Design top_cmd_uart, start of the top module:
module top_cmd_uart #(
    parameter integer CLOCK_FREQ = 100_000_000,
    parameter integer BAUD_RATE  = 115200
)(
    input  logic       clk,
    input  logic       reset,
    input  logic       RxD,
    output logic       TxD,
    output logic [7:0] led
);
    logic [7:0] rx_byte;
    logic       rx_valid;
    Rx #(
        .clk_freq  (CLOCK_FREQ),
        .baud_rate (BAUD_RATE)
    ) u_rx (
        .clk_fpga   (clk),
        .reset      (reset),
        .RxD        (RxD),
        .RxData     (rx_byte),
        .data_valid (rx_valid)
    );
    logic [7:0] tx_data;
    logic       tx_start;
    logic       tx_free;
    Tx #(
        .CLOCK_FREQ (CLOCK_FREQ),
        .BAUD_RATE  (BAUD_RATE)
    ) u_tx (
        .clk    (clk),
        .reset  (reset),
        .ready  (tx_start),
        .tx_data(tx_data),
        .TxD    (TxD),
        .tdre   (tx_free)
    );
    logic       cmd_ready;
    logic       seq_sel;      
    logic [7:0] n_value;
    logic       cmd_ack;
    command_parser u_parser (
        .clk      (clk),
        .reset    (reset),
        .rx_byte  (rx_byte),
        .rx_valid (rx_valid),
        .cmd_ack  (cmd_ack),
        .cmd_ready(cmd_ready),
        .seq_sel  (seq_sel),
        .n_value  (n_value)
    );
    logic        pad_start, pad_done;
    logic [31:0] pad_res;
    padovan_unit u_pad (
        .clk    (clk),
        .reset  (reset),
        .start  (pad_start),
  ...
Size: roughly 1,800 cells after synthesis, about 300 flip-flops, roughly 12 I/O pins, roughly 16,000 sq um of cells after synthesis.
==> flow/config.mk <==
export PLATFORM = sky130hd
export DESIGN_NAME = top_cmd_uart
export DESIGN_NICKNAME = top_cmd_uart
export VERILOG_FILES = /design/flow/design.v
export SDC_FILE = /design/flow/constraint.sdc
export NUM_CORES = 4
export LEC_CHECK = 0
export ABC_AREA = 1
export CAP_MARGIN = 5
export CELL_PAD_IN_SITES_DETAIL_PLACEMENT = 0
export CORE_MARGIN = 2
export CORE_UTILIZATION = 72
export CTS_CLUSTER_DIAMETER = 346
export CTS_CLUSTER_SIZE = 21
export GPL_ROUTABILITY_DRIVEN = 1
export GPL_TIMING_DRIVEN = 1
export MAX_ROUTING_LAYER = met5
export PLACE_DENSITY_LB_ADDON = 0.15
export SETUP_SLACK_MARGIN = -0.13
export SLEW_MARGIN = 40
==> flow/constraint.sdc <==
create_clock -name core_clock -period 2.32 [get_ports {clk}]
set_input_delay 0.4640 -clock core_clock [delete_from_list [all_inputs] [get_ports {clk}]]
set_output_delay 0.4640 -clock core_clock [all_outputs]
set_load 0.01 [all_outputs]
run.sh (not shown) runs the stock make flow with config.mk's settings and CLKGATE_MAP_FILE=.
The first run completed, yet does not pass: setup timing.
Edit:
==> flow/config.mk (replaced) <==
export PLATFORM = sky130hd
export DESIGN_NAME = top_cmd_uart
export DESIGN_NICKNAME = top_cmd_uart
export VERILOG_FILES = /design/flow/design.v
export SDC_FILE = /design/flow/constraint.sdc
export NUM_CORES = 4
export LEC_CHECK = 0
export CAP_MARGIN = 20
export CORE_MARGIN = 2
export CORE_UTILIZATION = 72
export SLEW_MARGIN = 20
==> flow/constraint.sdc (replaced) <==
create_clock -name core_clock -period 2.56 [get_ports {clk}]
set_input_delay 0.5120 -clock core_clock [delete_from_list [all_inputs] [get_ports {clk}]]
set_output_delay 0.5120 -clock core_clock [all_outputs]
set_load 0.01 [all_outputs]
Outcome:
- The changed run reached the layout checks and failed them: setup timing
- first-iteration DRC count went down by 28%
- setup slack gains 0.23 ns
- combinational power went down by about 9%
- core utilization went up by 6.7 points
- routed wire length went down by 1.7%
- die size went down by 5.7%
- flip-flop count is unchanged
- register-to-register slack gains 0.23 ns
- cell count went down by 20%
Edit:
--- a/flow/config.mk
+++ b/flow/config.mk
@@ -8,4 +8,4 @@
 export CAP_MARGIN = 20
 export CORE_MARGIN = 2
-export CORE_UTILIZATION = 72
+export CORE_UTILIZATION = 40
 export SLEW_MARGIN = 20
==> flow/constraint.sdc (replaced) <==
create_clock -name core_clock -period 4.05 [get_ports {clk}]
set_input_delay 0.8100 -clock core_clock [delete_from_list [all_inputs] [get_ports {clk}]]
set_output_delay 0.8100 -clock core_clock [all_outputs]
set_load 0.01 [all_outputs]
Result: The changed run produced a clean layout. Setup slack gets better by 1.2 ns. Utilization drops by 41 points. Die area came out higher by 78%. First-iteration DRC count decreases by 12%. Synthesized cell count stays the same. Total power shrinks by 36%. Cell count climbs by 7.4%. Routed wire length went down by 6.8%.

---

top_cmd_uart again, from the RTL that the note above started with.
export LEC_CHECK = 0
export ABC_AREA = 1
export CAP_MARGIN = 5
export CELL_PAD_IN_SITES_DETAIL_PLACEMENT = 0
export CORE_MARGIN = 2
export CORE_UTILIZATION = 72
export CTS_CLUSTER_SIZE = 21
export GPL_ROUTABILITY_DRIVEN = 1
export GPL_TIMING_DRIVEN = 1
export MAX_ROUTING_LAYER = met5
export PLACE_DENSITY_LB_ADDON = 0.15
export SETUP_SLACK_MARGIN = 0.59
export SLEW_MARGIN = 20
create_clock -name core_clock -period 3.09 [get_ports {clk}]
Then changed:
CAP_MARGIN = 20   (was 5)
CELL_PAD_IN_SITES_DETAIL_PLACEMENT = not set   (was 0)
CTS_CLUSTER_SIZE = not set   (was 21)
GPL_ROUTABILITY_DRIVEN = not set   (was 1)
GPL_TIMING_DRIVEN = not set   (was 1)
MAX_ROUTING_LAYER = not set   (was met5)
PLACE_DENSITY_LB_ADDON = not set   (was 0.15)
SETUP_SLACK_MARGIN = not set   (was 0.59)
TNS_END_PERCENT = 5   (was not set)
clock period = 2.25 ns   (was 3.09 ns; I/O delays follow)
After rerunning: The changed run completed and failed the layout checks on setup timing. Clock power grows by a quarter to a third. Power grows by a quarter to a third. Synthesized area stays the same. Final area grows slightly.
Then changed:
CTS_CLUSTER_SIZE = 10   (was not set)
TNS_END_PERCENT = not set   (was 5)
=>
- The new run produced a layout that fails on setup timing
- routed wire length is about the same
- design area came out higher slightly
- die area is unchanged
- worst setup slack is better by 52 ps
- clock-buffer cell count came out higher by 14

---

Setup of try-sierra:
Starting RTL as in the previous note.
clock: 4.55 ns
lec_check: 0
abc_area: 1
cap_margin: 5
cell_pad_in_sites_detail_placement: 1
cell_pad_in_sites_global_placement: 1
core_aspect_ratio: 0.65
core_margin: 9
core_utilization: 33
cts_cluster_size: 22
gpl_routability_driven: 1
gpl_timing_driven: 0
max_routing_layer: met4
min_routing_layer: met2
place_density_lb_addon: 0.15
setup_slack_margin: 1.01
slew_margin: 25
tns_end_percent: 5
--- input diff try-sierra..try-umber ---
Settings: CTS_CLUSTER_SIZE no longer set, was 22; CELL_PAD_IN_SITES_GLOBAL_PLACEMENT no longer set, was 1; CORE_MARGIN now 2, was 9; GPL_ROUTABILITY_DRIVEN no longer set, was 1; SLEW_MARGIN now 20, was 25; GPL_TIMING_DRIVEN no longer set, was 0; CORE_UTILIZATION now 68, was 33; MAX_ROUTING_LAYER no longer set, was met4; CORE_ASPECT_RATIO no longer set, was 0.65; PLACE_DENSITY_LB_ADDON no longer set, was 0.15; ABC_AREA no longer set, was 1; CAP_MARGIN now 20, was 5; MIN_ROUTING_LAYER no longer set, was met2; SETUP_SLACK_MARGIN no longer set, was 1.01; TNS_END_PERCENT no longer set, was 5; CELL_PAD_IN_SITES_DETAIL_PLACEMENT no longer set, was 1; the clock period (ns, I/O delays scaled along) now 2.94, was 4.55.
==> results <==
Each of the runs, namely try-umber and try-sierra, reached the end of the flow and came out clean.
try-umber vs try-sierra, cell area went down by 0.0016 mm^2.
Taking try-sierra as the reference, in try-umber via count decreased by about 40% relative to the old numbers.
Post-detailed-route wirelength per cell essentially unchanged between try-umber and try-sierra.
Compared to try-sierra, try-umber reaches a higher achievable clock.
try-umber leaves less setup margin than try-sierra.
Input-level comparison between try-amber and try-umber:
Settings: CORE_UTILIZATION changed from 68 to 58; the clock period (ns, I/O delays scaled along) changed from 2.94 to 5.67.
--- outcome ---
- Sort try-umber and try-amber by maximum clock frequency, ascending, and try-amber comes first.
- Final worst slack: lower on try-umber
- Changes observed in try-amber relative to try-umber: flip-flop and latch share of the layout cell area comparable; setup slack after placement shows an increase of 2.26 ns.
- Per the comparison of try-amber with try-umber, global-route track usage on met3 climbed 0.22 points; critical path data required time rose 2.49 ns.
- Finished layout cell area: try-umber vs try-amber, no meaningful difference
#### Input delta (try-delta over try-amber)
Settings: CORE_UTILIZATION now 67, was 58; the clock period (ns, I/O delays scaled along) now 4.05, was 5.67.
==> comparison <==
The slowest stage cell on the critical path comes out o21ai_0 in one run and a2111oi_0 in the other, namely in try-delta and try-amber respectively. Compared try-delta against try-amber; total placed instance area within noise. try-amber → try-delta: required time at the endpoint of the critical path has decreased, sequential share of layout area now larger, cell count down 51, slew at the pin with the worst max-slew slack lost 0.015 ns. try-delta: wire length per cell after detailed routing higher than try-amber. In the reports for try-amber and try-delta, the smaller first-pass GRT wire length belongs to try-amber.
What try-fjord does differently from try-delta at the input level:
Settings: setting SETUP_SLACK_MARGIN to -0.19 for the first time; changing CORE_UTILIZATION from 67 to 71; changing the clock period (ns, I/O delays scaled along) from 4.05 to 2.25.
==> comparison <==
Cell area: try-fjord > try-delta. Diff try-delta..try-fjord | distinct cell type count of the synthesized netlist | unchanged. | clock power share | higher: try-delta |. Nothing crashed in try-fjord and all stages finished; the problem is that the final layout failed, the offending checks being negative setup slack. try-fjord ends up with higher post-route total power than try-delta does. Across both runs, net switching component of the power was higher for try-fjord than for try-delta. try-delta → try-fjord: cell count in the Yosys report neither gained nor lost much, combinational power share picked up an extra 3.5 points, maximum frequency picked up an extra about 8%, initial antenna violation count lost 1. For try-delta, the destination of the critical timing path was u_pad.p2[21], unlike try-fjord, where it was u_parser.n_value[7]. Comparing try-fjord and try-delta, total power divided by cell area is higher on try-fjord. Via count was lower in try-delta than in try-fjord.
Here is what was changed in the inputs of try-willow compared with try-fjord.
Settings: CORE_UTILIZATION: 71 -> 72; SETUP_SLACK_MARGIN: -0.19 -> unset; PLACE_DENSITY_LB_ADDON: unset -> 0.0.
Findings:
try-willow: it failed with a tool error in global routing, so there are no final results. Taking try-fjord as the reference point, the worst slack at placement of try-willow rises by 0.17 ns. Number of instances in the placed design: try-willow vs try-fjord — no meaningful difference. Die size, try-willow and try-fjord, lower one = try-willow. On detailed placement HPWL, try-fjord loses to try-willow. Comparing try-fjord against try-willow, there is no change at all in synthesized cell count.

---

== JK ==
top_cmd_uart again, from the RTL that the note above started with.
==> flow/design.v (excerpt) <==
module top_cmd_uart #(
    parameter integer CLOCK_FREQ = 100_000_000,
    parameter integer BAUD_RATE  = 115200
)(
    input  logic       clk,
    input  logic       reset,
    input  logic       RxD,
    output logic       TxD,
    output logic [7:0] led
);
Settings: LEC_CHECK=0, ABC_AREA=1, CAP_MARGIN=20, CORE_MARGIN=2, CORE_UTILIZATION=72, SETUP_SLACK_MARGIN=0.47, SLEW_MARGIN=20, TNS_END_PERCENT=5; clock period 2.56 ns.
In JK the implementation completed, yet the final layout does not meet the checks, the culprit being negative setup slack.
diff inputs: JK => MS
- TNS_END_PERCENT: 5 -> unset
- ABC_AREA: 1 -> unset
- SETUP_SLACK_MARGIN: 0.47 -> -0.26
- the clock period (ns, I/O delays scaled along): 2.56 -> 2.59
[summary]
- The flow for MS finished, though final verification flagged negative setup slack.
- The initial core utilization of MS falls short of that of JK by 0.70 points.
- Between MS and JK, it is MS whose growth of design area from synthesis to finish is lower, by 2.1 points.
- MS against JK: setup slack went down by 0.059 ns; total core area lost 1000 sq um.

---

top_cmd_uart again, from the RTL that the note above started with.
export LEC_CHECK = 0
export CAP_MARGIN = 40
export CELL_PAD_IN_SITES_GLOBAL_PLACEMENT = 2
export CORE_MARGIN = 2
export CORE_UTILIZATION = 50
export CTS_CLUSTER_DIAMETER = 32
export CTS_CLUSTER_SIZE = 13
export GPL_ROUTABILITY_DRIVEN = 0
export GPL_TIMING_DRIVEN = 0
export MAX_ROUTING_LAYER = met5
export SETUP_SLACK_MARGIN = 0.29
export SLEW_MARGIN = 20
export TNS_END_PERCENT = 75
create_clock -name core_clock -period 10.0 [get_ports {clk}]
The baseline finished clean.
Edit:
CAP_MARGIN = 20   (was 40)
CELL_PAD_IN_SITES_GLOBAL_PLACEMENT = unset   (was 2)
CORE_MARGIN = 5   (was 2)
CORE_UTILIZATION = 40   (was 50)
CTS_CLUSTER_DIAMETER = unset   (was 32)
CTS_CLUSTER_SIZE = 45   (was 13)
GPL_ROUTABILITY_DRIVEN = unset   (was 0)
GPL_TIMING_DRIVEN = unset   (was 0)
MAX_ROUTING_LAYER = met4   (was met5)
SETUP_SLACK_MARGIN = unset   (was 0.29)
TNS_END_PERCENT = unset   (was 75)
The changed run finished with timing, DRC and antenna clean.
Die area rises by 32%.
Maximum frequency falls by 7.8%.
Final area falls by 7.4%.
Clock skew falls by 14 ps.
Via count falls by 6.4%.
Hold slack is better by 4.1 ps.
Wire length falls by 12%.
Edit:
CORE_MARGIN = 2   (was 5)
CORE_UTILIZATION = 18   (was 40)
CTS_CLUSTER_SIZE = unset   (was 45)
MAX_ROUTING_LAYER = unset   (was met4)
clock period = 14.0 ns   (was 10.0 ns; I/O delays follow)
What happened: The new run finished with timing, DRC and antenna clean. Final area goes up by 3.5%. Worst hold slack stays flat. Non-clock buffer count goes down by 1. Combinational power goes down by 25%. Worst setup slack is better by 3200 ps. Die size goes up by 110%. Synthesized area is unchanged. Routed wire length goes up by 3.2%. Cell count goes up by 32%.
Edit:
CORE_UTILIZATION = 27   (was 18)
clock period = 12.9 ns   (was 14.0 ns; I/O delays follow)
Effect: Global-route usage increases by 3.6 points. Power increases by about 13%. First-iteration DRC count decreases by about 33%. Routed wire length decreases by 0.89%. Via count increases by about 0.4%. Final cell count decreases by about 15%. Count of clock-buffer cells in the layout increases by 6. Sequential cell count does not change. Core utilization increases by 9.9 points. Cell area decreases by about 1.8%. Sequential share of layout area increases by 0.91 points.

---

top_cmd_uart again, from the RTL that the note above started with.
==> flow/config.mk <==
export PLATFORM = sky130hd
export DESIGN_NAME = top_cmd_uart
export DESIGN_NICKNAME = top_cmd_uart
export VERILOG_FILES = /design/flow/design.v
export SDC_FILE = /design/flow/constraint.sdc
export NUM_CORES = 4
export LEC_CHECK = 0
export ABC_AREA = 1
export CAP_MARGIN = 20
export CORE_MARGIN = 2
export CORE_UTILIZATION = 72
export PLACE_DENSITY_LB_ADDON = 0.06
export SETUP_SLACK_MARGIN = -0.06
export SLEW_MARGIN = 20
==> flow/constraint.sdc <==
create_clock -name core_clock -period 2.59 [get_ports {clk}]
set_input_delay 0.5180 -clock core_clock [delete_from_list [all_inputs] [get_ports {clk}]]
set_output_delay 0.5180 -clock core_clock [all_outputs]
set_load 0.01 [all_outputs]
The baseline produced a layout that fails on negative setup slack.
Next try:
--- a/flow/config.mk
+++ b/flow/config.mk
@@ -10,5 +10,5 @@
 export CORE_MARGIN = 2
 export CORE_UTILIZATION = 72
-export PLACE_DENSITY_LB_ADDON = 0.06
-export SETUP_SLACK_MARGIN = -0.06
+export PLACE_DENSITY_LB_ADDON = 0.02
+export SETUP_SLACK_MARGIN = 0.67
 export SLEW_MARGIN = 20
Outcome: With this change the flow failed in global routing, error ODB-0269; synthesized cell count does not change; area after synthesis is unchanged; die size does not change.
Next try:
--- a/flow/config.mk
+++ b/flow/config.mk
@@ -10,5 +10,4 @@
 export CORE_MARGIN = 2
 export CORE_UTILIZATION = 72
-export PLACE_DENSITY_LB_ADDON = 0.02
-export SETUP_SLACK_MARGIN = 0.67
+export CTS_CLUSTER_SIZE = 14
 export SLEW_MARGIN = 20
==> flow/constraint.sdc (replaced) <==
create_clock -name core_clock -period 2.25 [get_ports {clk}]
set_input_delay 0.4500 -clock core_clock [delete_from_list [all_inputs] [get_ports {clk}]]
set_output_delay 0.4500 -clock core_clock [all_outputs]
set_load 0.01 [all_outputs]
Result:
- This time the run finished but fails on negative setup slack
- synthesized cell count does not change
- die size is unchanged
- area after synthesis does not change
Power is estimated from default activity; no workload was simulated.
